--- run.sh ---
#!/bin/bash
# the make line also repeats each setting of config.mk as NAME=value (left out here)
make -C /OpenROAD-flow-scripts/flow DESIGN_CONFIG=/design/flow/config.mk WORK_HOME=/design/flow/orfs CLKGATE_MAP_FILE= finish
--- config.mk ---
export PLATFORM = sky130hd
export DESIGN_NAME = CORDIC_Top
export DESIGN_NICKNAME = CORDIC_Top
export VERILOG_FILES = /design/flow/design.v
export SDC_FILE = /design/flow/constraint.sdc
export NUM_CORES = 4
export LEC_CHECK = 0
export ABC_AREA = 1
export CAP_MARGIN = 20
export CELL_PAD_IN_SITES_GLOBAL_PLACEMENT = 0
export CORE_MARGIN = 3
export CORE_UTILIZATION = 72
export CTS_CLUSTER_DIAMETER = 340
export CTS_CLUSTER_SIZE = 28
export GPL_ROUTABILITY_DRIVEN = 1
export MAX_ROUTING_LAYER = met4
export PLACE_DENSITY_LB_ADDON = 0.04
export SETUP_SLACK_MARGIN = 2.34
export SLEW_MARGIN = 20
export TNS_END_PERCENT = 95
--- design.v ---
module CORDIC_Stage (
	input clk,
	input rst,
	input sign_in,
	input USE_SIN_in,
	input [7:0] ite,
	input [32:0] arctan_in_1,
	input [32:0] arctan_in_2,
	input [32:0] target_in,
	input [32:0] curr_angle_in,
	input [32:0] x_in,
	input [32:0] y_in,
	output sign_out,
	output USE_SIN_out,
	output [32:0] curr_angle_out,
	output [32:0] x_out,
	output [32:0] y_out,
	output [32:0] target_out
	);
	reg sign;
	reg [32:0] x[0:1];
	reg [32:0] y[0:1];
	reg [32:0] y_tmp[0:3];
	reg [32:0] x_tmp[0:3];
	reg [3:0] count[0:1];
	reg [32:0] current_angle[0:1];
	reg [32:0] atan[0:1];
	reg [32:0] target_q;
	reg USE_SIN_q;
	reg sign_q;
	reg [32:0] x_q;
	reg [32:0] y_q;
	reg [32:0] current_angle_q;
	always @(posedge clk) begin
			sign = sign_in;
			target_q <= target_in;
			USE_SIN_q <= USE_SIN_in;
			count[0] = ite[7:4];
			y_tmp[0] = sign ? y_in : ~y_in+1;
			y_tmp[1] = {y_tmp[0][32], y_tmp[0][31:0]>>count[0]};
			x_tmp[0] = sign ? x_in : ~x_in+1;
			x_tmp[1] = {x_tmp[0][32], x_tmp[0][31:0]>>count[0]};
			x[0] = x_in + y_tmp[1];
			y[0] = x_tmp[1] + y_in;
			atan[0] = sign ? arctan_in_1 : ~arctan_in_1+1;
			current_angle[0] = curr_angle_in + atan[0];
			if (current_angle[0] > target_in) begin
				sign = 1'b0;
			end
			else begin
				sign = 1'b1;
			end
			count[1] = ite[3:0];
			y_tmp[2] = sign ? y[0] : ~y[0]+1;
			y_tmp[3] = {y_tmp[2][32], y_tmp[2][31:0]>>count[1]};
			x_tmp[2] = sign ? x[0] : ~x[0]+1;
			x_tmp[3] = {x_tmp[2][32], x_tmp[2][31:0]>>count[1]};
			x[1] = x[0] + y_tmp[3];
			y[1] = x_tmp[3] + y[0];
			atan[1] = sign ? arctan_in_2 : ~arctan_in_2+1;
			current_angle[1] = current_angle[0] + atan[1];
			if (current_angle[1] > target_in) begin
				sign = 1'b0;
			end
			else begin
				sign = 1'b1;
			end
			sign_q <= sign;
			x_q <= x[1];
			y_q <= y[1];
			current_angle_q <= current_angle[1];
	end
	assign sign_out = sign_q;
	assign curr_angle_out = current_angle_q;
	assign x_out = x_q;
	assign y_out = y_q;
	assign USE_SIN_out = USE_SIN_q;
	assign target_out = target_q;
endmodule
module CORDIC_Top (
    input clk,
    input [31:0] target,
	 output [31:0] cos_x
);
	wire sign_intermediate[0:6];
	wire USE_SIN_intermediate[0:6];
	wire [32:0] angle_intermediate[0:6];
	wire [32:0] x_intermediate[0:6];
	wire [32:0] y_intermediate[0:6];
	wire [32:0] target_intermediate[0:6];
	wire [32:0] arctan[0:13];
	wire [7:0] ite[0:6];
	wire [32:0] x_init = 33'b01;
	wire [32:0] y_init = 33'b001;
	assign arctan[0]  = 33'b000011111010110110111011000000000;
	assign arctan[1]  = 33'b000001111111010101101110101010000;
	assign arctan[2]  = 33'b000000111111111010101011011110000;
	assign arctan[3]  = 33'b000000011111111111010101010111000;
	assign arctan[4]  = 33'b000000001111111111111010101010110;
	assign arctan[5]  = 33'b000000000111111111111111010101011;
	assign arctan[6]  = 33'b000000000011111111111111111010110;
	assign arctan[7]  = 33'b000000000001111111111111111111011;
	assign arctan[8]  = 33'b000000000000111111111111111111111;
	assign arctan[9]  = 33'b000000000000100000000000000000000;
	assign arctan[10] = 33'b000000000000010000000000000000000;
	assign arctan[11] = 33'b000000000000001000000000000000000;
	assign arctan[12] = 33'b000000000000000100000000000000000;
	assign arctan[13] = 33'b000000000000000010000000000000000;
	assign ite[0]  = 8'b00100011;
	assign ite[1]  = 8'b01000101;
	assign ite[2]  = 8'b01100111;
	assign ite[3]  = 8'b10001001;
	assign ite[4]  = 8'b10101011;
	assign ite[5]  = 8'b11001101;
	assign ite[6]  = 8'b11101111;
	reg init_sign;
	reg USE_SIN;
	wire [32:0] init_angle = 33'b000111011010110001100111000000000;
	reg [32:0] ext_target;
	reg [32:0] fin_target;
	always @* begin
		ext_target = { 1'b0 , target};
		USE_SIN = 0;
		if (ext_target > init_angle) begin
			if (ext_target > 33'b00111) begin
				fin_target = 33'b011001001000011111101101010100010 + (~ext_target + 1);
				init_sign = 1;
				USE_SIN = 1;
			end else begin
				init_sign = 1;
				fin_target = ext_target;
			end
		end
		else begin
			init_sign = 0;
			fin_target = ext_target;
		end
	end
	CORDIC_Stage stage1(
		 .clk(clk),
		 .sign_in(init_sign),
		 .USE_SIN_in(USE_SIN),
		 .ite(ite[0]),
		 .target_in(fin_target),
		 .arctan_in_1(arctan[0]),
		 .arctan_in_2(arctan[1]),
		 .curr_angle_in(init_angle),
		 .x_in(x_init),
		 .y_in(y_init),
		 .sign_out(sign_intermediate[0]),
		 .curr_angle_out(angle_intermediate[0]),
		 .x_out(x_intermediate[0]),
		 .y_out(y_intermediate[0]),
		 .target_out(target_intermediate[0]),
		 .USE_SIN_out(USE_SIN_intermediate[0])
	);
	CORDIC_Stage stage2(
		 .clk(clk),
		 .sign_in(sign_intermediate[0]),
		 .USE_SIN_in(USE_SIN_intermediate[0]),
		 .ite(ite[1]),
		 .target_in(target_intermediate[0]),
		 .arctan_in_1(arctan[2]),
		 .arctan_in_2(arctan[3]),
		 .curr_angle_in(angle_intermediate[0]),
		 .x_in(x_intermediate[0]),
		 .y_in(y_intermediate[0]),
		 .sign_out(sign_intermediate[1]),
		 .curr_angle_out(angle_intermediate[1]),
		 .x_out(x_intermediate[1]),
		 .y_out(y_intermediate[1]),
		 .target_out(target_intermediate[1]),
		 .USE_SIN_out(USE_SIN_intermediate[1])
	);
	CORDIC_Stage stage3(
		 .clk(clk),
		 .sign_in(sign_intermediate[1]),
		 .USE_SIN_in(USE_SIN_intermediate[1]),
		 .ite(ite[2]),
		 .target_in(target_intermediate[1]),
		 .arctan_in_1(arctan[4]),
		 .arctan_in_2(arctan[5]),
		 .curr_angle_in(angle_intermediate[1]),
		 .x_in(x_intermediate[1]),
		 .y_in(y_intermediate[1]),
		 .sign_out(sign_intermediate[2]),
		 .curr_angle_out(angle_intermediate[2]),
		 .x_out(x_intermediate[2]),
		 .y_out(y_intermediate[2]),
		 .target_out(target_intermediate[2]),
		 .USE_SIN_out(USE_SIN_intermediate[2])
	);
	CORDIC_Stage stage4(
		 .clk(clk),
		 .sign_in(sign_intermediate[2]),
		 .USE_SIN_in(USE_SIN_intermediate[2]),
		 .ite(ite[3]),
		 .target_in(target_intermediate[2]),
		 .arctan_in_1(arctan[6]),
		 .arctan_in_2(arctan[7]),
		 .curr_angle_in(angle_intermediate[2]),
		 .x_in(x_intermediate[2]),
		 .y_in(y_intermediate[2]),
		 .sign_out(sign_intermediate[3]),
		 .curr_angle_out(angle_intermediate[3]),
		 .x_out(x_intermediate[3]),
		 .y_out(y_intermediate[3]),
		 .target_out(target_intermediate[3]),
		 .USE_SIN_out(USE_SIN_intermediate[3])
	);
	CORDIC_Stage stage5(
		 .clk(clk),
		 .sign_in(sign_intermediate[3]),
		 .USE_SIN_in(USE_SIN_intermediate[3]),
		 .ite(ite[4]),
		 .target_in(target_intermediate[3]),
		 .arctan_in_1(arctan[8]),
		 .arctan_in_2(arctan[9]),
		 .curr_angle_in(angle_intermediate[3]),
		 .x_in(x_intermediate[3]),
		 .y_in(y_intermediate[3]),
		 .sign_out(sign_intermediate[4]),
		 .curr_angle_out(angle_intermediate[4]),
		 .x_out(x_intermediate[4]),
		 .y_out(y_intermediate[4]),
		 .target_out(target_intermediate[4]),
		 .USE_SIN_out(USE_SIN_intermediate[4])
	);
	CORDIC_Stage stage6(
		 .clk(clk),
		 .sign_in(sign_intermediate[4]),
		 .USE_SIN_in(USE_SIN_intermediate[4]),
		 .ite(ite[5]),
		 .target_in(target_intermediate[4]),
		 .arctan_in_1(arctan[10]),
		 .arctan_in_2(arctan[11]),
		 .curr_angle_in(angle_intermediate[4]),
		 .x_in(x_intermediate[4]),
		 .y_in(y_intermediate[4]),
		 .sign_out(sign_intermediate[5]),
		 .curr_angle_out(angle_intermediate[5]),
		 .x_out(x_intermediate[5]),
		 .y_out(y_intermediate[5]),
		 .target_out(target_intermediate[5]),
		 .USE_SIN_out(USE_SIN_intermediate[5])
	);
	CORDIC_Stage stage7(
		 .clk(clk),
		 .sign_in(sign_intermediate[5]),
		 .USE_SIN_in(USE_SIN_intermediate[5]),
		 .ite(ite[6]),
		 .target_in(target_intermediate[5]),
		 .arctan_in_1(arctan[12]),
		 .arctan_in_2(arctan[13]),
		 .curr_angle_in(angle_intermediate[5]),
		 .x_in(x_intermediate[5]),
		 .y_in(y_intermediate[5]),
		 .sign_out(sign_intermediate[6]),
		 .curr_angle_out(angle_intermediate[6]),
		 .x_out(x_intermediate[6]),
		 .y_out(y_intermediate[6]),
		 .target_out(target_intermediate[6]),
		 .USE_SIN_out(USE_SIN_intermediate[6])
	);
	wire [31:0] K = 32'b01101101111011001010110110001011;
	wire [31:0] done;
	assign done = USE_SIN_intermediate[6] ? y_intermediate[6][31:0] : x_intermediate[6][31:0];
	assign cos_x = done*K;
endmodule
--- constraint.sdc ---
create_clock -name core_clock -period 7.86 [get_ports {clk}]
set_input_delay 1.5720 -clock core_clock [delete_from_list [all_inputs] [get_ports {clk}]]
set_output_delay 1.5720 -clock core_clock [all_outputs]
set_load 0.01 [all_outputs]
==> flow_summary_export.csv, run 1 <==
group,metric,value,unit
yosys,top_area_cell,"ha_1",
yosys,top_cells_by_area,"ha_1, dfxtp_1, xor2_1",
yosys,syn_nets,9378,
die,ios,65,
outcome,lastStage,"global routing",
yosys,edf_count,0,
yosys,synthCells,8085,
clock_tree,clock_sinks,572,
die,fp-row-count,105,
placement,dp_slack,-349,ps
yosys,synth_cell_types,71,
yosys,synthesis.area,60800,um2
placement,hpwl,140000,um
clock_tree,numCtsBuffers,24,
yosys,xor_share,0.129,
yosys,top_cells_by_count,"nand2_1, inv_1, ha_1",
die,core,82900,um2
yosys,compound_area_frac,0.134,
yosys,logic_family,"adder cells",
clock_tree,root_buffer,"clkbuf_16",
yosys,synth_stat.cells,8085,
yosys,ys_chip_area,60800,um2
yosys,ys_sh_mux,0,
die,die_h,297,um
placement,globalplace.congestion,1.03,
outcome,status,"did not finish",
die,die_x,297,um
yosys,ys.flop_type,"dfxtp_1",
yosys,seq_area_frac_synth,0.188,
yosys,most_common_cell,"nand2_1",
yosys,ys.flops,572,
clock_tree,cts_buffer_depth,3,
die,dieArea,88000,um2
clock_tree,htree_levels,1,
yosys,async_reset_ff_frac,0,
die,initCoreUtil,0.734,
placement,place_inst,9471,
placement,portBuffers,64,
yosys,yosys_warnings,9,
yosys,ys_sh_simple,0.180,
yosys,syn_avg_cell_area,7.52,um2
yosys,ys_sh_adder,0.286,
yosys,synth_top_area_share,0.215,
[per-stage QoR]
| stage | area, um2 |
|---|---|
| global placement | 65600 |
| floorplan | 62200 |
| detailed placement | 65600 |
| CTS | 69100 |
[what timing repair did]
action | 4_1_cts
gates cloned | 2
pin swaps | 285
setup endpoints to repair | 291
resized | 487
buffers inserted | 137
hold buffers | 0
==> run 2: changes to the inputs <==
- ABC_AREA: 1 -> not set
- CELL_PAD_IN_SITES_DETAIL_PLACEMENT: not set -> 1
- CELL_PAD_IN_SITES_GLOBAL_PLACEMENT: 0 -> not set
- CORE_MARGIN: 3 -> 2
- CORE_UTILIZATION: 72 -> 40
- CTS_CLUSTER_DIAMETER: 340 -> not set
- CTS_CLUSTER_SIZE: 28 -> not set
- GPL_ROUTABILITY_DRIVEN: 1 -> not set
- MAX_ROUTING_LAYER: met4 -> not set
- PLACE_DENSITY_LB_ADDON: 0.04 -> not set
- SETUP_SLACK_MARGIN: 2.34 -> not set
- SLEW_MARGIN: 20 -> 40
- TNS_END_PERCENT: 95 -> 35
- clock period: 7.86 -> 10.0 ns (I/O delays scaled with it)
==> run 2 against run 1 <==
  * The run now finishes clean
  * Area after synthesis about the same
  * Die area up 76%
  * Synthesized cell count fell by 11%
==> flow_summary_export.csv, run 2 <==
group,metric,value,unit
outcome,status,"no timing/DRC/antenna violations",
critical_path,critPathSlowestCell,"fa_1",
hold_path,min_from,"stage5.target_q[17]",
timing,grt_setup_unrepaired,"yes",
clock_tree,clock_sinks,572,
die,die_x,394,um
global_route,grt_first_pass_wirelength,296000,um
yosys,ys_chip_area,60800,um2
yosys,ys.flop_type,"dfxtp_1",
critical_path,worstPathRequired,8000,ps
yosys,top_cells_by_area,"ha_1, dfxtp_1, xnor2_1",
timing,layout_min_cycle_time,9710,ps
clock_tree,numCtsBuffers,72,
yosys,most_common_cell,"ha_1",
clock_tree,cts_buffer_depth,3,
critical_path,r2r_end,"stage2.sign_q",
critical_path,crit_buf_inv,4,
timing,fin_ws,295,ps
global_route,grt_usage,0.230,
yosys,ys_sh_simple,0.160,
timing,clock_skew,59.6,ps
yosys,logic_family,"adder cells",
global_route,grt_pass1_vias,56000,
placement,hpwl,154000,um
final_layout,fin_util,0.445,
routing,via_per_inst,5.51,
critical_path,rrSetupSlack,600,ps
job,tool_warnings,56,
timing,fin_crit_sh,0.971,
yosys,synth_top_area_share,0.215,
hold_path,hold_path.class,"reg -> reg",
yosys,synthesis.area,60800,um2
timing,setup_viol,0,
routing,drt-total-wl,182000,um
routing,wl_per_cell,19.2,um
die,die_h,394,um
routing,vias,52300,
die,initCoreUtil,0.402,
timing,fmax,0.103,GHz
hold_path,min_to,"stage6.target_q[17]",
yosys,ys_sh_mux,0.000679,
routing,final_antenna_net_count,0,
timing,final_max_slew_viol_count,0,
yosys,syn_nets,8525,
job,drv_cap,0,
critical_path,crit_end,"cos_x[28]",
critical_path,crit_path_end_kind,"output port",
critical_path,path_depth,21,
yosys,ys_sh_adder,0.286,
final_layout,final_nets,8708,
critical_path,critPathKind,"reg -> out",
clock_tree,root_buffer,"clkbuf_16",
critical_path,critical_path.startpoint,"stage7.y_q[15]",
hold_path,hold_depth,0,
critical_path,cp-start-kind,"flop",
timing,hold_violations,0,
placement,dp_slack,308,ps
yosys,async_reset_ff_frac,0,
yosys,synth_cell_types,101,
critical_path,cp.arrival,7710,ps
yosys,top_area_cell,"ha_1",
global_route,antenna_found_initial,0,
clock_tree,clkTransAtPathRegs,70,ps
yosys,synthCells,7232,
routing,remaining_drc_errors,0,
critical_path,r2r-start,"stage1.sign_q",
die,fp-row-count,143,
global_route,grt_overflow,0,
yosys,ys.flops,572,
yosys,compound_area_frac,0.184,
critical_path,path_max_fanout,5,
final_layout,fillers,18200,
yosys,seq_area_frac_synth,0.188,
placement,portBuffers,64,
yosys,syn_avg_cell_area,8.41,um2
die,dieArea,155000,um2
yosys,edf_count,0,
critical_path,path_cells,"ha_1, inv_1, fa_1, fa_1, fa_1, fa_1, inv_1, fa_1, fa_1, fa_1, ha_1, and3_1, and3_1, o211ai_1, nand3_1, o41ai_1, buf_4, o21bai_1, a21oi_1, xnor2_1, clkdlybuf4s50_1",
critical_path,path_common_cell,"fa_1",
clock_tree,htree_levels,3,
yosys,yosys_warnings,9,
yosys,xor_share,0.124,
die,core,151000,um2
timing,relSlewSlack,0.443,
timing,worstMarginPinSlew,830,ps
critical_path,crit_path_max_incr_delay,570,ps
critical_path,cp_top_family,"adder cells",
clock_tree,cts_tree,"yes",
placement,globalplace.congestion,0.920,
routing,drtIter0Drc,2181,
die,ios,65,
routing,dr.pass1.iters,7,
critical_path,rr_worst_depth,44,
final_layout,areaGrowthSynthToFinish,10.7,%
yosys,top_cells_by_count,"ha_1, inv_1, xnor2_1",
yosys,synth_stat.cells,7232,
clock_tree,clkLatencyLatePin,700,ps
global_route,grt_max_degree,40,
[run 2: area by class of cell]
type | count | area (um2) | area share
Tap cell | 2030 | 2540 | 0.0377
Antenna cell | 1 | 2.50 | 0.0000372
Clock inverter | 34 | 533 | 0.00792
Clock buffer | 93 | 1960 | 0.0291
Multi-Input combinational cell | 5757 | 46100 | 0.685
Inverter | 811 | 3050 | 0.0453
Timing Repair Buffer | 201 | 1680 | 0.0250
Sequential cell | 572 | 11500 | 0.170
[run 2: per-layer routing]
layer	global-route usage	share of wire	wire length (um)	up-vias
li1	-	-	-	25700
met1	0.281	0.44	80800	25600
met2	0.421	0.50	90600	737
met3	0.0230	0.029	5190	277
met4	0.0745	0.030	5530	0
met5	0	0	0	-
[run 2: stage by stage]
| stage | TNS, ps | instances | hold slack, ps | area, um2 |
|---|---|---|---|---|
| after floorplan | 0 | 7232 | 323 | 60800 |
| after global placement | 0 | 9360 | 338 | 64600 |
| after detailed placement | 0 | 9360 | 340 | 64600 |
| after CTS | 0 | 9487 | 352 | 67100 |
| after global routing | -175 | 9498 | 361 | 67300 |
| final | 0 | 9499 | 351 | 67300 |
[run 2: timing repair]
item / 4_1_cts / 5_1_grt
endpoints found under the setup margin: 2 / 22
setup buffers: 0 / 10
pin swaps: 0 / 3
hold buffers: 0 / 0
resized: 5 / 36
==> run 3: changes to the inputs <==
- CELL_PAD_IN_SITES_DETAIL_PLACEMENT: 1 -> not set
- CORE_ASPECT_RATIO: not set -> 1.41
- CORE_MARGIN: 2 -> 8
- CORE_UTILIZATION: 40 -> 29
- CTS_CLUSTER_DIAMETER: not set -> 308
- GPL_TIMING_DRIVEN: not set -> 0
- MAX_ROUTING_LAYER: not set -> met5
- MIN_ROUTING_LAYER: not set -> met1
- PLACE_DENSITY_LB_ADDON: not set -> 0.05
- SLEW_MARGIN: 40 -> 20
- TNS_END_PERCENT: 35 -> not set
- clock period: 10.0 -> 6.89 ns (I/O delays scaled with it)
==> run 3 against run 2 <==
  * The layout now fails its checks (setup timing)
  * Worst hold slack worse by 10 ps
  * Final cell count is 11% higher
  * Synthesized cell count stayed put
  * First-iteration DRC count is 19% lower
  * Utilization is 7.6 points lower
  * Via count is 0.75% lower
  * Wire length is 16% higher
  * Global-route usage is 5.1 points lower
  * Cell area is 14% higher
  * Critical path type is now reg -> reg
==> flow_summary_export.csv, run 3 <==
group,metric,value,unit
outcome,status,"finished with violations",
outcome,violations,"setup timing",
die,dieArea,225000,um2
yosys,syn_avg_cell_area,8.41,um2
routing,final_antenna_net_count,0,
clock_tree,cts_buffer_depth,3,
placement,globalplace.congestion,0.869,
critical_path,r2r_end,"stage2.sign_q",
critical_path,critPathSlowestCell,"fa_2",
critical_path,crit_path_max_incr_delay,570,ps
critical_path,crit_path_end_kind,"flop",
routing,wl_per_cell,20.1,um
hold_path,min_from,"stage5.target_q[6]",
critical_path,crit_buf_inv,10,
yosys,most_common_cell,"ha_1",
global_route,grt_overflow,0,
yosys,top_cells_by_area,"ha_1, dfxtp_1, xnor2_1",
routing,dr.pass1.iters,5,
yosys,synthesis.area,60800,um2
clock_tree,root_buffer,"clkbuf_16",
routing,vias,51900,
yosys,xor_share,0.124,
global_route,grt_max_degree,29,
die,core,208000,um2
timing,grt_setup_unrepaired,"yes",
die,fp-row-count,199,
critical_path,critical_path.startpoint,"stage1.sign_q",
die,die_h,560,um
hold_path,min_to,"stage6.target_q[6]",
hold_path,hold_path.class,"reg -> reg",
job,tool_warnings,58,
die,die_x,402,um
yosys,synth_top_area_share,0.215,
critical_path,path_depth,44,
routing,remaining_drc_errors,0,
clock_tree,cts_tree,"yes",
clock_tree,clkTransAtPathRegs,60,ps
yosys,syn_nets,8525,
yosys,async_reset_ff_frac,0,
yosys,ys_sh_adder,0.286,
yosys,yosys_warnings,9,
placement,portBuffers,50,
yosys,top_area_cell,"ha_1",
placement,hpwl,173000,um
critical_path,crit_end,"stage2.sign_q",
die,initCoreUtil,0.292,
timing,worstMarginPinSlew,1180,ps
critical_path,cp_top_family,"AND-OR/OR-AND gates",
final_layout,fin_util,0.369,
final_layout,final_nets,9094,
clock_tree,clkLatencyLatePin,690,ps
clock_tree,htree_levels,3,
yosys,edf_count,0,
routing,drt-total-wl,212000,um
clock_tree,cts_hold_buf,0,
yosys,ys.flop_type,"dfxtp_1",
yosys,ys_chip_area,60800,um2
timing,clock_skew,49.7,ps
global_route,grt_usage,0.180,
yosys,synth_cell_types,101,
critical_path,path_max_fanout,8,
job,drv_cap,0,
routing,drtIter0Drc,1773,
routing,via_per_inst,4.91,
critical_path,critPathKind,"reg -> reg",
clock_tree,clock_sinks,572,
yosys,ys_sh_mux,0.000679,
critical_path,worstPathRequired,7430,ps
global_route,antenna_found_initial,1,
timing,layout_min_cycle_time,8960,ps
timing,setup_viol,186,
timing,final_max_slew_viol_count,0,
critical_path,rr_worst_depth,44,
timing,relSlewSlack,0.208,
yosys,ys.flops,572,
timing,hold_violations,0,
critical_path,rrSetupSlack,-2070,ps
yosys,synthCells,7232,
critical_path,cp.arrival,9500,ps
yosys,top_cells_by_count,"ha_1, inv_1, xnor2_1",
timing,fin_ws,-2070,ps
yosys,logic_family,"adder cells",
final_layout,areaGrowthSynthToFinish,26.4,%
critical_path,cp-start-kind,"flop",
timing,fmax,0.112,GHz
hold_path,hold_depth,0,
die,ios,65,
global_route,grt_pass1_vias,54400,
timing,fin_crit_sh,1.30,
final_layout,design_area,76900,um2
placement,place_area,66100,um2
global_route,grt_first_pass_wirelength,316000,um
yosys,synth_stat.cells,7232,
critical_path,r2r-start,"stage1.sign_q",
yosys,compound_area_frac,0.184,
yosys,seq_area_frac_synth,0.188,
yosys,ys_sh_simple,0.160,
clock_tree,numCtsBuffers,72,
timing,finalSetupTns,-120590,ps
## run 3: metrics by stage
step	cells	setup WS [ps]	hold slack (ps)
after floorplan	7232	-1160	323
after global placement	9995	-5100	331
after detailed placement	9995	-4680	340
after CTS	10400	-2340	341
after global routing	10600	-2510	347
final	10600	-2070	341
## run 3: final cells by class
cell class,count,area (um2)
repair inverters,2,13.8
diodes,1,2.50
multi-input cells,5758,51200
plain buffers,90,773
inverters,811,3150
well taps,2713,3390
clock inverters,39,533
flip-flops and latches,572,11600
fillers,21500,132000
repair buffers,494,4170
clock buffers,95,2040
## run 3: metal layers
| metal | global-route usage | up-vias | part of all wire | wire length, um |
|---|---|---|---|---|
| li1 | - | 26600 | - | - |
| met4 | 0.0767 | 0 | 0.051 | 10800 |
| met5 | 0 | - | 0 | 0 |
| met3 | 0.0147 | 315 | 0.015 | 3280 |
| met1 | 0.154 | 24500 | 0.33 | 69200 |
| met2 | 0.403 | 555 | 0.61 | 129000 |
## run 3: timing repair
item / 4_1_cts / 5_1_grt
gates cloned: 9 / 3
endpoints found under the setup margin: 329 / 262
buffers inserted: 245 / 193
hold endpoints to repair: 0 / 0
gates resized: 599 / 449
pin swaps: 303 / 379
==> run 4: changes to the inputs <==
- CORE_ASPECT_RATIO: 1.41 -> not set
- CORE_MARGIN: 8 -> 2
- CORE_UTILIZATION: 29 -> 72
- CTS_CLUSTER_DIAMETER: 308 -> not set
- CTS_CLUSTER_SIZE: not set -> 73
- GPL_TIMING_DRIVEN: 0 -> not set
- MAX_ROUTING_LAYER: met5 -> not set
- MIN_ROUTING_LAYER: met1 -> not set
- PLACE_DENSITY_LB_ADDON: 0.05 -> 0.0
- SETUP_SLACK_MARGIN: not set -> -0.41
- clock period: 6.89 -> 8.09 ns (I/O delays scaled with it)
==> run 4 against run 3 <==
  * Still fails the layout checks on setup timing
  * Die area decreased by 61%
  * Global-route usage increased by 23 points
  * Flip-flop count unchanged
  * Cell area decreased by 4.8%
  * Area after synthesis stayed put
  * Worst hold slack worse by 7.5 ps
  * Count of clock-buffer cells in the layout down 16
  * Critical path type is now reg -> out
  * Critical endpoint is now cos_x[30]
  * Largest cell class unchanged
==> flow_summary_export.csv, run 4 <==
group,metric,value,unit
routing,dr.pass1.iters,8,
clock_tree,htree_levels,2,
timing,fmax,0.111,GHz
timing,layout_min_cycle_time,8980,ps
final_layout,areaGrowthSynthToFinish,20.4,%
yosys,synthCells,7232,
global_route,grt_usage,0.408,
yosys,xor_share,0.124,
critical_path,crit_buf_inv,11,
die,ios,65,
final_layout,design_area,73200,um2
timing,worstMarginPinSlew,999,ps
critical_path,cp_top_family,"adder cells",
yosys,yosys_warnings,9,
yosys,edf_count,0,
timing,hold_violations,0,
critical_path,critical_path.startpoint,"stage7.y_q[2]",
die,die_x,295,um
die,core,83700,um2
clock_tree,cts_tree,"yes",
global_route,grt_first_pass_wirelength,287000,um
routing,vias,59600,
routing,final_antenna_net_count,0,
yosys,ys.flop_type,"dfxtp_1",
routing,wl_per_cell,21.1,um
critical_path,rr_worst_depth,50,
yosys,ys_sh_mux,0.000679,
global_route,grt_pass1_vias,57500,
critical_path,r2r_end,"stage5.sign_q",
yosys,synth_stat.cells,7232,
yosys,top_cells_by_area,"ha_1, dfxtp_1, xnor2_1",
timing,final_max_slew_viol_count,0,
clock_tree,clkTransAtPathRegs,70,ps
yosys,ys_chip_area,60800,um2
timing,fin_crit_sh,1.11,
placement,portBuffers,64,
critical_path,path_max_fanout,6,
yosys,syn_avg_cell_area,8.41,um2
routing,drtIter0Drc,5148,
clock_tree,root_buffer,"clkbuf_16",
timing,relSlewSlack,0.326,
critical_path,path_depth,28,
critical_path,worstPathRequired,6470,ps
routing,remaining_drc_errors,0,
yosys,logic_family,"adder cells",
yosys,most_common_cell,"ha_1",
hold_path,min_from,"stage2.target_q[27]",
critical_path,path_common_cell,"inv_1",
critical_path,cp.arrival,7360,ps
die,fp-row-count,106,
timing,fin_ws,-888,ps
yosys,synthesis.area,60800,um2
clock_tree,clkLatencyLatePin,710,ps
placement,globalplace.congestion,1.01,
clock_tree,clock_sinks,572,
global_route,grt_overflow,0,
final_layout,final_nets,9420,
critical_path,cp-start-kind,"flop",
placement,place_area,68500,um2
routing,via_per_inst,6.40,
routing,drt-total-wl,196000,um
yosys,top_area_cell,"ha_1",
die,die_h,295,um
yosys,async_reset_ff_frac,0,
clock_tree,numCtsBuffers,61,
hold_path,hold_path.class,"reg -> reg",
critical_path,crit_path_end_kind,"output port",
placement,dp_slack,-1410,ps
yosys,seq_area_frac_synth,0.188,
die,initCoreUtil,0.726,
timing,clock_skew,65.6,ps
yosys,ys_sh_simple,0.160,
job,tool_warnings,58,
critical_path,rrSetupSlack,-720,ps
critical_path,critPathSlowestCell,"nor2_1",
job,drv_cap,0,
hold_path,hold_depth,0,
die,dieArea,86800,um2
yosys,synth_top_area_share,0.215,
clock_tree,cts_buffer_depth,3,
yosys,top_cells_by_count,"ha_1, inv_1, xnor2_1",
critical_path,crit_path_max_incr_delay,730,ps
critical_path,r2r-start,"stage4.sign_q",
yosys,compound_area_frac,0.184,
yosys,syn_nets,8525,
yosys,synth_cell_types,101,
global_route,antenna_found_initial,1,
timing,grt_setup_unrepaired,"yes",
outcome,status,"finished with violations",
critical_path,critPathKind,"reg -> out",
hold_path,min_to,"stage3.target_q[27]",
placement,hpwl,142000,um
yosys,ys.flops,572,
critical_path,crit_end,"cos_x[30]",
yosys,ys_sh_adder,0.286,
timing,setup_viol,49,
outcome,violations,"setup timing",
global_route,grt_max_degree,40,
==> run 4: metal layers <==
layer  track usage  wire length [um]  vias to the layer above
met4         0.229             14400                        0
met5             0                 0                        -
li1              -                 -                    27300
met3        0.0733             16500                     1060
met2         0.706             91900                     3051
met1         0.474             73300                    28200
==> run 4: repair_timing <==
action	in CTS	in global routing
gates resized	192	342
hold buffers	0	0
pin swaps	94	208
setup buffers	24	59
setup endpoints to repair	38	87
==> run 4: cell type report <==
| class | instances | area (um2) |
|---|---|---|
| Clock inverter | 33 | 514 |
| Timing Repair Buffer | 924 | 7200 |
| Fill cell | 4403 | 10500 |
| Sequential cell | 572 | 11500 |
| Clock buffer | 79 | 1660 |
| Multi-Input combinational cell | 5757 | 47800 |
| Antenna cell | 2 | 5.00 |
| Inverter | 811 | 3060 |
| Tap cell | 1134 | 1420 |
==> run 4: per-stage QoR <==
step	hold slack (ps)	instances	utilization	setup TNS [ps]
CTS	343	9268	0.855	-11600
detailed placement	336	9135	0.819	-21180
global route	339	9310	0.875	-43810
global placement	333	9135	0.819	-13980
floorplan	323	7232	-	-3560
finish	334	9312	0.875	-15750
==> run 5: changes to the inputs <==
- PLACE_DENSITY_LB_ADDON: 0.0 -> 0.01
- SETUP_SLACK_MARGIN: -0.41 -> 2.53
- clock period: 8.09 -> 8.98 ns (I/O delays scaled with it)
==> run 5 against run 4 <==
  * Still fails the layout checks on setup timing
  * Via count is 1.7% lower
  * Die area stayed put
  * Count of clock-buffer cells in the layout is 8 higher
  * Critical path type unchanged
==> flow_summary_export.csv, run 5 <==
group,metric,value,unit
outcome,status,"finished with violations",
outcome,violations,"setup timing",
routing,dr.pass1.iters,8,
global_route,antenna_found_initial,5,
yosys,most_common_cell,"ha_1",
yosys,xor_share,0.124,
die,core,83700,um2
yosys,yosys_warnings,9,
critical_path,crit_path_end_kind,"output port",
clock_tree,clkLatencyLatePin,650,ps
critical_path,critical_path.startpoint,"stage7.y_q[14]",
routing,drt-total-wl,196000,um
yosys,synthesis.area,60800,um2
yosys,ys_sh_simple,0.160,
global_route,grt_first_pass_wirelength,275000,um
routing,remaining_drc_errors,0,
routing,final_antenna_net_count,0,
timing,fin_ws,-141,ps
hold_path,hold_path.class,"reg -> reg",
yosys,top_cells_by_count,"ha_1, inv_1, xnor2_1",
yosys,logic_family,"adder cells",
placement,place_area,64700,um2
critical_path,rr_worst_depth,42,
yosys,compound_area_frac,0.184,
clock_tree,cts_hold_buf,0,
timing,layout_min_cycle_time,9120,ps
routing,vias,58600,
timing,clock_skew,34.1,ps
global_route,grt_overflow,0,
clock_tree,cts_tree,"yes",
yosys,async_reset_ff_frac,0,
critical_path,rrSetupSlack,240,ps
routing,drtIter0Drc,5518,
hold_path,min_from,"stage3.target_q[18]",
timing,hold_violations,0,
yosys,ys.flop_type,"dfxtp_1",
critical_path,path_common_cell,"fa_1",
yosys,synth_top_area_share,0.215,
critical_path,cp_top_family,"adder cells",
final_layout,areaGrowthSynthToFinish,19.9,%
yosys,ys_sh_mux,0.000679,
yosys,synth_cell_types,101,
critical_path,cp.arrival,7320,ps
clock_tree,clock_sinks,572,
clock_tree,cts_buffer_depth,3,
timing,fin_crit_sh,1.02,
timing,worstMarginPinSlew,1020,ps
critical_path,critPathSlowestCell,"fa_1",
yosys,ys.flops,572,
clock_tree,htree_levels,3,
hold_path,min_to,"stage4.target_q[18]",
timing,grt_setup_unrepaired,"yes",
global_route,grt_max_degree,31,
critical_path,path_depth,22,
yosys,top_area_cell,"ha_1",
critical_path,path_cells,"ha_4, inv_2, buf_4, fa_1, fa_1, inv_1, fa_1, fa_1, inv_1, fa_1, inv_1, fa_1, fa_1, ha_2, nor3_1, nor4_2, o21a_1, o21ai_1, nand2b_1, a21oi_2, xnor2_2, buf_2",
yosys,synth_stat.cells,7232,
critical_path,path_max_fanout,5,
yosys,seq_area_frac_synth,0.188,
final_layout,final_nets,9022,
clock_tree,root_buffer,"clkbuf_16",
global_route,grt_usage,0.390,
clock_tree,numCtsBuffers,68,
yosys,edf_count,0,
die,fp-row-count,106,
job,tool_warnings,58,
die,ios,65,
job,drv_cap,0,
routing,wl_per_cell,21.9,um
timing,fmax,0.110,GHz
hold_path,hold_depth,0,
yosys,syn_nets,8525,
global_route,grt_pass1_vias,55400,
critical_path,crit_end,"cos_x[31]",
yosys,synthCells,7232,
critical_path,critPathKind,"reg -> out",
timing,setup_viol,2,
placement,portBuffers,64,
yosys,top_cells_by_area,"ha_1, dfxtp_1, xnor2_1",
clock_tree,clkTransAtPathRegs,70,ps
placement,hpwl,132000,um
critical_path,r2r-start,"stage4.sign_q",
critical_path,cp-start-kind,"flop",
die,die_x,295,um
timing,final_max_slew_viol_count,0,
placement,globalplace.congestion,1.00,
yosys,ys_chip_area,60800,um2
routing,via_per_inst,6.57,
critical_path,worstPathRequired,7180,ps
critical_path,r2r_end,"stage5.sign_q",
yosys,ys_sh_adder,0.286,
timing,whs,349,ps
die,initCoreUtil,0.726,
yosys,syn_avg_cell_area,8.41,um2
placement,dp_slack,191,ps
critical_path,crit_buf_inv,6,
final_layout,design_area,72900,um2
die,dieArea,86800,um2
critical_path,crit_path_max_incr_delay,740,ps
timing,relSlewSlack,0.315,
die,die_h,295,um
[run 5: cell type report]
class | count | area [um2]
multi-input cells | 5757 | 50100
repair inverters | 1 | 8.76
fillers | 4380 | 10800
repair buffers | 518 | 4310
clock buffers | 87 | 1880
diodes | 3 | 7.51
flip-flops and latches | 572 | 11600
inverters | 811 | 3130
clock inverters | 33 | 449
well taps | 1134 | 1420
[run 5: repair_timing]
| action | 4_1_cts | 5_1_grt |
|---|---|---|
| cloned | 3 | 2 |
| endpoints found under the setup margin | 257 | 278 |
| setup buffers | 179 | 158 |
| gates resized | 343 | 432 |
| pin swaps | 207 | 351 |
[run 5: per-stage QoR]
step                      TNS [ps]   util  std cells
final                         -231  0.871       8916
after global routing          -676  0.871       8913
after CTS                        0  0.833       8753
after detailed placement         0  0.773       8451
after global placement           0  0.773       8451
after floorplan                  0      -       7232
[run 5: routing by layer]
metal  global-route usage  wire length [um]  vias up
met5                    0                34        -
met4                0.221             16200        4
met3               0.0552             15900     1237
met2                0.705             92900     3414
met1                0.439             70400    27500
li1                     -                 -    26400
==> run 6: changes to the inputs <==
- CORE_UTILIZATION: 72 -> 71
- CTS_CLUSTER_SIZE: 73 -> 51
- PLACE_DENSITY_LB_ADDON: 0.01 -> 0.02
- SETUP_SLACK_MARGIN: 2.53 -> 1.73
- clock period: 8.98 -> 6.07 ns (I/O delays scaled with it)
==> run 6 against run 5 <==
  * The flow now stops in clock tree synthesis
  * Synthesized cell count unchanged
  * Area after synthesis unchanged
  * Die area increased by 1.4%
==> flow_summary_export.csv, run 6 <==
group,metric,value,unit
yosys,async_reset_ff_frac,0,
die,ios,65,
yosys,ys.flop_type,"dfxtp_1",
outcome,error,"[ERROR DPL-0038] Utilization greater than 100%, impossible to legalize",
yosys,xor_share,0.124,
yosys,synth_top_area_share,0.215,
die,core,85000,um2
yosys,top_cells_by_count,"ha_1, inv_1, xnor2_1",
die,fp-row-count,107,
die,die_x,297,um
outcome,status,"did not finish",
yosys,ys.flops,572,
yosys,syn_avg_cell_area,8.41,um2
die,initCoreUtil,0.715,
yosys,synthesis.area,60800,um2
placement,hpwl,209000,um
yosys,logic_family,"adder cells",
die,dieArea,88000,um2
die,die_h,297,um
yosys,top_area_cell,"ha_1",
placement,globalplace.congestion,1.02,
yosys,ys_chip_area,60800,um2
yosys,yosys_warnings,9,
yosys,synth_stat.cells,7232,
placement,portBuffers,64,
yosys,ys_sh_mux,0.000679,
yosys,seq_area_frac_synth,0.188,
yosys,most_common_cell,"ha_1",
outcome,lastStage,"clock tree synthesis",
yosys,edf_count,0,
yosys,ys_sh_adder,0.286,
yosys,ys_sh_simple,0.160,
yosys,syn_nets,8525,
yosys,compound_area_frac,0.184,
yosys,synthCells,7232,
yosys,top_cells_by_area,"ha_1, dfxtp_1, xnor2_1",
yosys,synth_cell_types,101,
run 6: through the flow:
step           hold slack, ps  cell area, um2  instances  setup TNS, ps  worst slack (ps)
2_1_floorplan             323           63200       7232         -98510             -1980
3_3_place_gp              335           81600      10600        -197760             -2810
3_5_place_dp              337           81600      10600        -354360             -3240
==> run 7: changes to the inputs <==
- CELL_PAD_IN_SITES_GLOBAL_PLACEMENT: not set -> 0
- CORE_MARGIN: 2 -> 3
- CORE_UTILIZATION: 71 -> 70
- CTS_CLUSTER_SIZE: 51 -> 28
- GPL_ROUTABILITY_DRIVEN: not set -> 1
- MAX_ROUTING_LAYER: not set -> met4
- PLACE_DENSITY_LB_ADDON: 0.02 -> 0.04
- SETUP_SLACK_MARGIN: 1.73 -> not set
- TNS_END_PERCENT: not set -> 5
- clock period: 6.07 -> 9.46 ns (I/O delays scaled with it)
==> run 7 against run 6 <==
  * Die area is 2.8% higher
  * Area after synthesis stayed put
  * The run now finishes clean
  * Synthesized cell count stayed put
==> flow_summary_export.csv, run 7 <==
group,metric,value,unit
yosys,xor_share,0.124,
timing,final_max_slew_viol_count,0,
placement,hpwl,133000,um
yosys,ys_sh_adder,0.286,
clock_tree,htree_levels,3,
yosys,synth_top_area_share,0.215,
critical_path,cp_top_family,"adder cells",
clock_tree,numCtsBuffers,67,
timing,fmax,0.108,GHz
yosys,top_cells_by_count,"ha_1, inv_1, xnor2_1",
critical_path,crit_buf_inv,7,
yosys,logic_family,"adder cells",
hold_path,min_from,"stage1.target_q[6]",
final_layout,final_cells,8643,
die,ios,65,
yosys,ys_sh_simple,0.160,
critical_path,rr_worst_depth,47,
timing,layout_min_cycle_time,9260,ps
timing,setup_viol,0,
timing,relSlewSlack,0.331,
placement,place_inst,8505,
yosys,synth_stat.cells,7232,
yosys,synthCells,7232,
routing,dr.pass1.iters,8,
critical_path,crit_path_end_kind,"output port",
clock_tree,cts_hold_buf,0,
yosys,most_common_cell,"ha_1",
final_layout,areaGrowthSynthToFinish,9.42,%
clock_tree,clkTransAtPathRegs,60,ps
die,fp-row-count,107,
critical_path,cp.arrival,7360,ps
yosys,syn_avg_cell_area,8.41,um2
yosys,compound_area_frac,0.184,
yosys,synthesis.area,60800,um2
critical_path,rrSetupSlack,430,ps
clock_tree,clock_sinks,572,
global_route,grt_usage,0.357,
routing,via_per_inst,6.09,
routing,wl_per_cell,18.5,um
hold_path,hold_depth,0,
die,die_x,301,um
timing,worstMarginPinSlew,991,ps
yosys,ys_sh_mux,0.000679,
yosys,top_cells_by_area,"ha_1, dfxtp_1, xnor2_1",
yosys,seq_area_frac_synth,0.188,
die,core,85700,um2
critical_path,cp-start-kind,"flop",
critical_path,path_common_cell,"inv_1",
yosys,ys_chip_area,60800,um2
critical_path,r2r_end,"stage4.sign_q",
yosys,async_reset_ff_frac,0,
critical_path,critPathSlowestCell,"fa_1",
global_route,grt_first_pass_wirelength,257000,um
final_layout,comb_area,46200,um2
routing,vias,52600,
critical_path,path_max_fanout,7,
yosys,yosys_warnings,9,
routing,drt-total-wl,160000,um
final_layout,fillers,6350,
critical_path,critical_path.startpoint,"stage7.y_q[7]",
timing,grt_setup_unrepaired,"yes",
timing,clock_skew,19.1,ps
placement,portBuffers,64,
yosys,synth_cell_types,101,
global_route,antenna_found_initial,4,
job,drv_cap,0,
outcome,status,"no timing/DRC/antenna violations",
clock_tree,cts_buffer_depth,3,
clock_tree,clkLatencyLatePin,640,ps
critical_path,critPathKind,"reg -> out",
routing,remaining_drc_errors,0,
global_route,grt_pass1_vias,51700,
die,initCoreUtil,0.709,
critical_path,crit_end,"cos_x[31]",
yosys,ys.flop_type,"dfxtp_1",
critical_path,r2r-start,"stage3.sign_q",
clock_tree,root_buffer,"clkbuf_16",
placement,globalplace.congestion,1.00,
hold_path,min_to,"stage2.target_q[6]",
timing,hold_violations,0,
final_layout,final_nets,8737,
die,die_h,301,um
routing,final_antenna_net_count,0,
global_route,grt_max_degree,40,
die,dieArea,90400,um2
yosys,syn_nets,8525,
clock_tree,cts_tree,"yes",
critical_path,path_depth,28,
job,tool_warnings,58,
yosys,ys.flops,572,
final_layout,regArea,11500,um2
critical_path,crit_path_max_incr_delay,550,ps
routing,drtIter0Drc,3414,
yosys,top_area_cell,"ha_1",
timing,fin_crit_sh,0.979,
yosys,edf_count,0,
timing,whs,346,ps
hold_path,hold_path.class,"reg -> reg",
global_route,grt_overflow,0,
critical_path,worstPathRequired,7570,ps
## run 7: per-layer routing
metal	vias to the layer above	GRT usage	wire length, um
met5	-	-	0
met2	1549	0.613	76800
met4	0	0.133	6800
met1	24800	0.431	67600
li1	25900	-	-
met3	379	0.0413	8720
## run 7: through the flow
stage          setup TNS [ps]  utilization  cell area (um2)  setup slack, ps
2_1_floorplan            -262            -            60800             -249
3_3_place_gp                0        0.743            63700              334
3_5_place_dp                0        0.743            63700              116
4_1_cts                 -2.90        0.772            66100            -2.90
5_1_grt                  -238        0.776            66500            -80.0
6_report                    0        0.776            66500              203
## run 7: what timing repair did
item	CTS	global route
buffers inserted	1	12
pin swaps	1	11
endpoints found under the setup margin	5	45
gates cloned	0	1
resized	20	70
## run 7: cell type report
| cell class | count | share of cell area |
|---|---|---|
| Timing Repair Buffer | 234 | 0.0290 |
| Clock inverter | 36 | 0.00779 |
| Inverter | 811 | 0.0458 |
| Multi-Input combinational cell | 5758 | 0.695 |
| Sequential cell | 572 | 0.172 |
| Antenna cell | 2 | 0.0000752 |
| Tap cell | 1144 | 0.0215 |
| Clock buffer | 86 | 0.0281 |
==> run 8: changes to the inputs <==
- CELL_PAD_IN_SITES_GLOBAL_PLACEMENT: 0 -> not set
- CORE_MARGIN: 3 -> 2
- CORE_UTILIZATION: 70 -> 69
- CTS_CLUSTER_SIZE: 28 -> 97
- GPL_ROUTABILITY_DRIVEN: 1 -> not set
- MAX_ROUTING_LAYER: met4 -> not set
- PLACE_DENSITY_LB_ADDON: 0.04 -> not set
- TNS_END_PERCENT: 5 -> not set
- clock period: 9.46 -> 9.88 ns (I/O delays scaled with it)
==> run 8 against run 7 <==
  * Still clean on timing, DRC and antenna
  * Flip-flop count unchanged
  * First-iteration DRC count increased by 14%
  * Wire length decreased by 1.4%
  * Worst hold slack improved by 1.7 ps
==> flow_summary_export.csv, run 8 <==
group,metric,value,unit
routing,vias,51900,
yosys,top_area_cell,"ha_1",
placement,hpwl,132000,um
final_layout,fin_util,0.748,
placement,globalplace.congestion,0.986,
global_route,antenna_found_initial,1,
clock_tree,root_buffer,"clkbuf_16",
yosys,async_reset_ff_frac,0,
timing,hold_violations,0,
clock_tree,clock_sinks,572,
timing,relSlewSlack,0.247,
critical_path,rr_worst_depth,41,
yosys,synthCells,7232,
hold_path,min_to,"stage3.target_q[7]",
critical_path,rrSetupSlack,670,ps
yosys,logic_family,"adder cells",
yosys,yosys_warnings,9,
clock_tree,cts_hold_buf,0,
routing,remaining_drc_errors,0,
yosys,edf_count,0,
timing,worstMarginPinSlew,1110,ps
global_route,grt_first_pass_wirelength,254000,um
yosys,compound_area_frac,0.184,
critical_path,cp.arrival,7710,ps
yosys,most_common_cell,"ha_1",
critical_path,path_cells,"ha_1, inv_1, fa_1, inv_1, ha_1, inv_1, fa_1, fa_1, inv_1, ha_1, inv_1, fa_1, inv_1, fa_1, ha_1, and3_1, a31o_2, o41a_1, a21oi_1, o21bai_1, a21oi_1, xnor2_1, clkdlybuf4s50_1",
yosys,ys.flop_type,"dfxtp_1",
final_layout,areaGrowthSynthToFinish,7.14,%
die,initCoreUtil,0.699,
critical_path,r2r-start,"stage2.sign_q",
clock_tree,htree_levels,2,
clock_tree,cts_tree,"yes",
routing,final_antenna_net_count,0,
hold_path,hold_depth,0,
global_route,grt_overflow,0,
timing,fin_crit_sh,0.980,
yosys,syn_avg_cell_area,8.41,um2
critical_path,critical_path.startpoint,"stage7.y_q[9]",
yosys,ys_sh_adder,0.286,
hold_path,hold_path.class,"reg -> reg",
job,tool_warnings,57,
yosys,synth_cell_types,101,
timing,fmax,0.103,GHz
yosys,ys_chip_area,60800,um2
routing,drtIter0Drc,3896,
critical_path,r2r_end,"stage3.sign_q",
critical_path,critPathSlowestCell,"clkdlybuf4s50_1",
critical_path,crit_buf_inv,7,
timing,fin_ws,196,ps
clock_tree,clkLatencyLatePin,680,ps
timing,layout_min_cycle_time,9680,ps
clock_tree,clkTransAtPathRegs,60,ps
die,dieArea,90500,um2
yosys,synth_stat.cells,7232,
critical_path,critPathKind,"reg -> out",
yosys,top_cells_by_area,"ha_1, dfxtp_1, xnor2_1",
critical_path,crit_end,"cos_x[23]",
yosys,ys_sh_mux,0.000679,
routing,via_per_inst,6.09,
die,ios,65,
global_route,grt_usage,0.343,
die,die_h,301,um
placement,portBuffers,64,
global_route,grt_max_degree,46,
yosys,syn_nets,8525,
critical_path,path_common_cell,"inv_1",
timing,setup_viol,0,
clock_tree,numCtsBuffers,61,
outcome,status,"no timing/DRC/antenna violations",
routing,dr.pass1.iters,5,
clock_tree,cts_buffer_depth,3,
job,drv_cap,0,
placement,dp_slack,359,ps
critical_path,path_depth,23,
final_layout,final_nets,8617,
timing,whs,348,ps
critical_path,crit_path_end_kind,"output port",
critical_path,cp_top_family,"adder cells",
final_layout,fillers,6740,
critical_path,path_max_fanout,6,
die,die_x,301,um
routing,antenna_cells,0,
critical_path,worstPathRequired,7900,ps
die,core,87000,um2
timing,clock_skew,34.3,ps
die,fp-row-count,108,
yosys,top_cells_by_count,"ha_1, inv_1, xnor2_1",
timing,final_max_slew_viol_count,0,
yosys,synth_top_area_share,0.215,
hold_path,min_from,"stage2.target_q[7]",
yosys,ys_sh_simple,0.160,
yosys,ys.flops,572,
yosys,xor_share,0.124,
routing,drt-total-wl,158000,um
critical_path,crit_path_max_incr_delay,810,ps
yosys,seq_area_frac_synth,0.188,
routing,wl_per_cell,18.5,um
critical_path,cp-start-kind,"flop",
yosys,synthesis.area,60800,um2
global_route,grt_pass1_vias,50600,
-- run 8: through the flow --
| step | setup TNS [ps] | instance area [um2] | std cells |
|---|---|---|---|
| 4_1_cts | 0 | 65000 | 8521 |
| 5_1_grt | -25.9 | 65100 | 8528 |
| 3_3_place_gp | 0 | 62900 | 8409 |
| 2_1_floorplan | 0 | 60800 | 7232 |
| 3_5_place_dp | 0 | 62900 | 8409 |
| 6_report | 0 | 65100 | 8528 |
-- run 8: per-layer routing --
metal	track usage	vias up	routed length (um)
met5	0	-	0
met4	0.112	0	5260
met3	0.0496	279	9700
met2	0.586	1469	73400
met1	0.445	24600	69300
li1	-	25600	-
-- run 8: cell type report --
cell class              count  area, um2  share of cell area
clock buffers              80       1680              0.0258
clock inverters            32        353             0.00542
inverters                 811       3050              0.0469
multi-input cells        5757      46000               0.707
flip-flops and latches    572      11500               0.176
well taps                1155       1450              0.0222
repair buffers            121       1090              0.0168
-- run 8: repair_timing --
action                                  CTS  global route
buffers inserted                          0             5
cloned                                    0             0
endpoints found under the setup margin    3            25
pin swaps                                 0             4
gates resized                            10            30
==> run 9: changes to the inputs <==
- CORE_UTILIZATION: 69 -> 40
- CTS_CLUSTER_SIZE: 97 -> not set
- SETUP_SLACK_MARGIN: not set -> 2.65
- clock period: 9.88 -> 9.79 ns (I/O delays scaled with it)
==> run 9 against run 8 <==
  * Largest cell class unchanged
  * First-iteration DRC count shrank 41%
  * Area after synthesis did not move
  * Critical path type unchanged
  * Global-route usage down 13 points
  * Still clean on timing, DRC and antenna
  * Critical endpoint is now cos_x[31]
==> flow_summary_export.csv, run 9 <==
group,metric,value,unit
timing,hold_violations,0,
global_route,grt_first_pass_wirelength,269000,um
critical_path,cp.arrival,7010,ps
die,dieArea,155000,um2
critical_path,rrSetupSlack,1660,ps
critical_path,path_depth,29,
outcome,status,"no timing/DRC/antenna violations",
critical_path,r2r_end,"stage2.sign_q",
critical_path,critPathKind,"reg -> out",
clock_tree,clkTransAtPathRegs,60,ps
clock_tree,clkLatencyLatePin,670,ps
yosys,synth_cell_types,101,
global_route,antenna_found_initial,1,
yosys,synth_stat.cells,7232,
global_route,grt_max_degree,40,
critical_path,cp-start-kind,"flop",
final_layout,areaGrowthSynthToFinish,26.2,%
critical_path,crit_buf_inv,8,
timing,fin_crit_sh,0.916,
routing,wl_per_cell,17.8,um
die,die_x,394,um
hold_path,min_to,"stage6.target_q[4]",
critical_path,crit_end,"cos_x[31]",
yosys,syn_nets,8525,
yosys,ys_sh_adder,0.286,
critical_path,critPathSlowestCell,"fa_1",
yosys,seq_area_frac_synth,0.188,
critical_path,r2r-start,"stage1.sign_q",
global_route,grt_pass1_vias,51900,
routing,remaining_drc_errors,0,
global_route,grt_usage,0.211,
yosys,most_common_cell,"ha_1",
yosys,ys.flop_type,"dfxtp_1",
timing,worstMarginPinSlew,1140,ps
yosys,ys_chip_area,60800,um2
job,tool_warnings,58,
yosys,ys.flops,572,
hold_path,min_from,"stage5.target_q[4]",
routing,drtIter0Drc,2307,
clock_tree,cts_tree,"yes",
routing,vias,53200,
critical_path,worstPathRequired,7830,ps
critical_path,path_common_cell,"inv_2",
placement,place_inst,9268,
yosys,ys_sh_mux,0.000679,
timing,grt_setup_unrepaired,"yes",
routing,drt-total-wl,176000,um
yosys,synthCells,7232,
timing,layout_min_cycle_time,8970,ps
final_layout,final_nets,9135,
yosys,async_reset_ff_frac,0,
critical_path,cp_top_family,"adder cells",
critical_path,crit_path_max_incr_delay,540,ps
yosys,top_cells_by_area,"ha_1, dfxtp_1, xnor2_1",
job,drv_cap,0,
clock_tree,htree_levels,3,
yosys,edf_count,0,
yosys,compound_area_frac,0.184,
clock_tree,cts_hold_buf,0,
yosys,top_area_cell,"ha_1",
yosys,synthesis.area,60800,um2
placement,portBuffers,64,
timing,fmax,0.112,GHz
timing,final_max_slew_viol_count,0,
critical_path,crit_path_end_kind,"output port",
placement,hpwl,137000,um
timing,setup_viol,0,
critical_path,rr_worst_depth,53,
yosys,logic_family,"adder cells",
routing,final_antenna_net_count,0,
routing,via_per_inst,5.36,
timing,relSlewSlack,0.230,
clock_tree,clock_sinks,572,
die,ios,65,
yosys,ys_sh_simple,0.160,
critical_path,critical_path.startpoint,"stage7.y_q[6]",
final_layout,final_cells,9924,
yosys,top_cells_by_count,"ha_1, inv_1, xnor2_1",
die,initCoreUtil,0.402,
clock_tree,numCtsBuffers,69,
yosys,yosys_warnings,9,
yosys,xor_share,0.124,
hold_path,hold_depth,0,
hold_path,hold_path.class,"reg -> reg",
clock_tree,root_buffer,"clkbuf_16",
yosys,syn_avg_cell_area,8.41,um2
timing,finalSetupTns,0,ps
placement,globalplace.congestion,0.920,
critical_path,path_max_fanout,3,
routing,dr.pass1.iters,5,
die,core,151000,um2
timing,clock_skew,37.7,ps
die,die_h,394,um
routing,antenna_cells,0,
global_route,grt_overflow,0,
clock_tree,cts_buffer_depth,3,
die,fp-row-count,143,
yosys,synth_top_area_share,0.215,
## run 9: metal layers
| metal | wire length [um] | track usage | share of wire |
|---|---|---|---|
| met4 | 6830 | 0.0712 | 0.039 |
| met2 | 90400 | 0.395 | 0.51 |
| met5 | 0 | 0 | 0 |
| met3 | 5170 | 0.0226 | 0.029 |
| met1 | 74100 | 0.248 | 0.42 |
## run 9: layout make-up
cell class	count	area, um2
Sequential cell	572	11600
Clock inverter	30	495
Clock buffer	93	2000
Inverter	811	3170
Timing Repair Buffer	626	5320
Multi-Input combinational cell	5759	51600
Fill cell	14000	74700
Tap cell	2030	2540
Timing Repair inverter	3	27.5
## run 9: repair_timing
| action | in CTS | in global routing |
|---|---|---|
| cloned | 6 | 6 |
| setup endpoints to repair | 197 | 187 |
| setup buffers | 216 | 305 |
| pin swaps | 240 | 541 |
| resized | 387 | 849 |
## run 9: through the flow
step | setup WS [ps] | cell area [um2] | util | hold slack, ps
after floorplan | 1730 | 62100 | - | 323
after global placement | 730 | 65000 | 0.429 | 335
after detailed placement | 584 | 65000 | 0.429 | 336
after CTS | 624 | 70700 | 0.467 | 350
after global routing | 522 | 76700 | 0.507 | 354
final | 825 | 76700 | 0.507 | 347
==> run 10: changes to the inputs <==
- CELL_PAD_IN_SITES_GLOBAL_PLACEMENT: not set -> 3
- CORE_UTILIZATION: 40 -> 42
- GPL_ROUTABILITY_DRIVEN: not set -> 0
- GPL_TIMING_DRIVEN: not set -> 1
- MIN_ROUTING_LAYER: not set -> met1
- PLACE_DENSITY_LB_ADDON: not set -> 0.12
- SETUP_SLACK_MARGIN: 2.65 -> -0.87
- SLEW_MARGIN: 20 -> 15
- clock period: 9.79 -> 8.96 ns (I/O delays scaled with it)
==> run 10 against run 9 <==
  * The layout now fails its checks (setup timing)
  * Register-to-register slack got worse by 1900 ps
  * Worst hold slack got worse by 10 ps
  * Cell area fell by 8.5%
  * Wire length fell by 3.6%
  * Critical path depth fell by 2
  * Synthesized cell count did not move
  * Final cell count fell by 1.5%
  * Worst setup slack got worse by 1400 ps
  * Die area fell by 4.7%
  * Critical path type unchanged
  * Largest cell class unchanged
  * Highest routed layer unchanged
==> flow_summary_export.csv, run 10 <==
group,metric,value,unit
clock_tree,clock_sinks,572,
yosys,compound_area_frac,0.184,
timing,fin_ws,-593,ps
critical_path,worstPathRequired,7170,ps
routing,via_per_inst,5.25,
critical_path,path_max_fanout,4,
global_route,grt_max_degree,36,
clock_tree,cts_tree,"yes",
routing,drt-total-wl,170000,um
routing,remaining_drc_errors,0,
clock_tree,cts_buffer_depth,3,
routing,dr.pass1.iters,28,
critical_path,critical_path.startpoint,"stage7.y_q[4]",
hold_path,hold_path.class,"reg -> reg",
hold_path,hold_depth,0,
timing,final_max_slew_viol_count,0,
die,initCoreUtil,0.423,
yosys,synthCells,7232,
clock_tree,clkLatencyLatePin,670,ps
routing,wl_per_cell,17.4,um
job,drv_cap,0,
final_layout,fillers,14100,
critical_path,critPathKind,"reg -> out",
yosys,syn_avg_cell_area,8.41,um2
timing,hold_violations,0,
critical_path,rr_worst_depth,48,
die,ios,65,
outcome,status,"finished with violations",
global_route,grt_first_pass_wirelength,273000,um
final_layout,areaGrowthSynthToFinish,15.5,%
yosys,ys.flops,572,
clock_tree,numCtsBuffers,73,
die,fp-row-count,139,
timing,finalSetupTns,-2430,ps
critical_path,cp.arrival,7760,ps
critical_path,r2r-start,"stage3.sign_q",
critical_path,critPathSlowestCell,"fa_1",
yosys,logic_family,"adder cells",
global_route,antenna_found_initial,5,
yosys,synthesis.area,60800,um2
yosys,top_cells_by_area,"ha_1, dfxtp_1, xnor2_1",
yosys,synth_stat.cells,7232,
yosys,ys_sh_mux,0.000679,
yosys,async_reset_ff_frac,0,
job,tool_warnings,56,
routing,final_antenna_net_count,0,
critical_path,crit_end,"cos_x[29]",
yosys,ys_chip_area,60800,um2
clock_tree,root_buffer,"clkbuf_16",
timing,fin_crit_sh,1.07,
global_route,grt_pass1_vias,52200,
timing,fmax,0.105,GHz
routing,drtIter0Drc,1946,
yosys,yosys_warnings,9,
yosys,edf_count,0,
final_layout,final_nets,9112,
clock_tree,htree_levels,3,
yosys,ys_sh_adder,0.286,
timing,worstMarginPinSlew,992,ps
yosys,top_cells_by_count,"ha_1, inv_1, xnor2_1",
timing,layout_min_cycle_time,9550,ps
clock_tree,clkTransAtPathRegs,70,ps
timing,whs,337,ps
critical_path,path_depth,27,
die,dieArea,148000,um2
placement,hpwl,147000,um
critical_path,crit_path_end_kind,"output port",
outcome,violations,"setup timing",
yosys,top_area_cell,"ha_1",
yosys,ys_sh_simple,0.160,
critical_path,crit_buf_inv,8,
die,die_h,384,um
critical_path,cp-start-kind,"flop",
yosys,syn_nets,8525,
die,die_x,384,um
hold_path,min_to,"stage6.target_q[10]",
critical_path,path_common_cell,"ha_1",
global_route,grt_overflow,0,
yosys,synth_top_area_share,0.215,
yosys,ys.flop_type,"dfxtp_1",
global_route,grt_usage,0.229,
timing,setup_viol,9,
timing,clock_skew,33.4,ps
timing,relSlewSlack,0.330,
die,core,144000,um2
yosys,most_common_cell,"ha_1",
critical_path,rrSetupSlack,-210,ps
placement,portBuffers,64,
routing,vias,51300,
critical_path,cp_top_family,"adder cells",
hold_path,min_from,"stage5.target_q[10]",
critical_path,r2r_end,"stage4.sign_q",
final_layout,fin_util,0.489,
yosys,synth_cell_types,101,
yosys,seq_area_frac_synth,0.188,
yosys,xor_share,0.124,
critical_path,crit_path_max_incr_delay,530,ps
-- run 10: final cells by class --
cell class | instances | area, um2 | area share
flip-flops and latches | 572 | 11500 | 0.163
repair buffers | 604 | 4770 | 0.0679
diodes | 1 | 2.50 | 0.0000357
well taps | 1903 | 2380 | 0.0339
clock inverters | 34 | 370 | 0.00528
inverters | 811 | 3040 | 0.0434
multi-input cells | 5757 | 46100 | 0.657
clock buffers | 91 | 2040 | 0.0291
-- run 10: layer usage --
metal,up-vias,part of all wire,GRT usage
met5,-,0,0
met4,0,0.035,0.0826
met3,254,0.022,0.0203
met2,591,0.52,0.438
met1,23800,0.43,0.263
li1,26600,-,-
-- run 10: timing repair --
action,in CTS,in global routing
setup buffers,0,3
hold buffers,0,0
setup endpoints to repair,3,5
pin swaps,3,9
gates resized,14,36
endpoints found under the hold margin,0,0
-- run 10: metrics by stage --
step                      setup WS, ps  area, um2  cells
final                             -593      70200   9773
after global routing              -859      70200   9772
after CTS                         -915      70000   9769
after detailed placement         -2080      67600   9644
after global placement           -2130      67600   9644
after floorplan                   -857      60800   7232
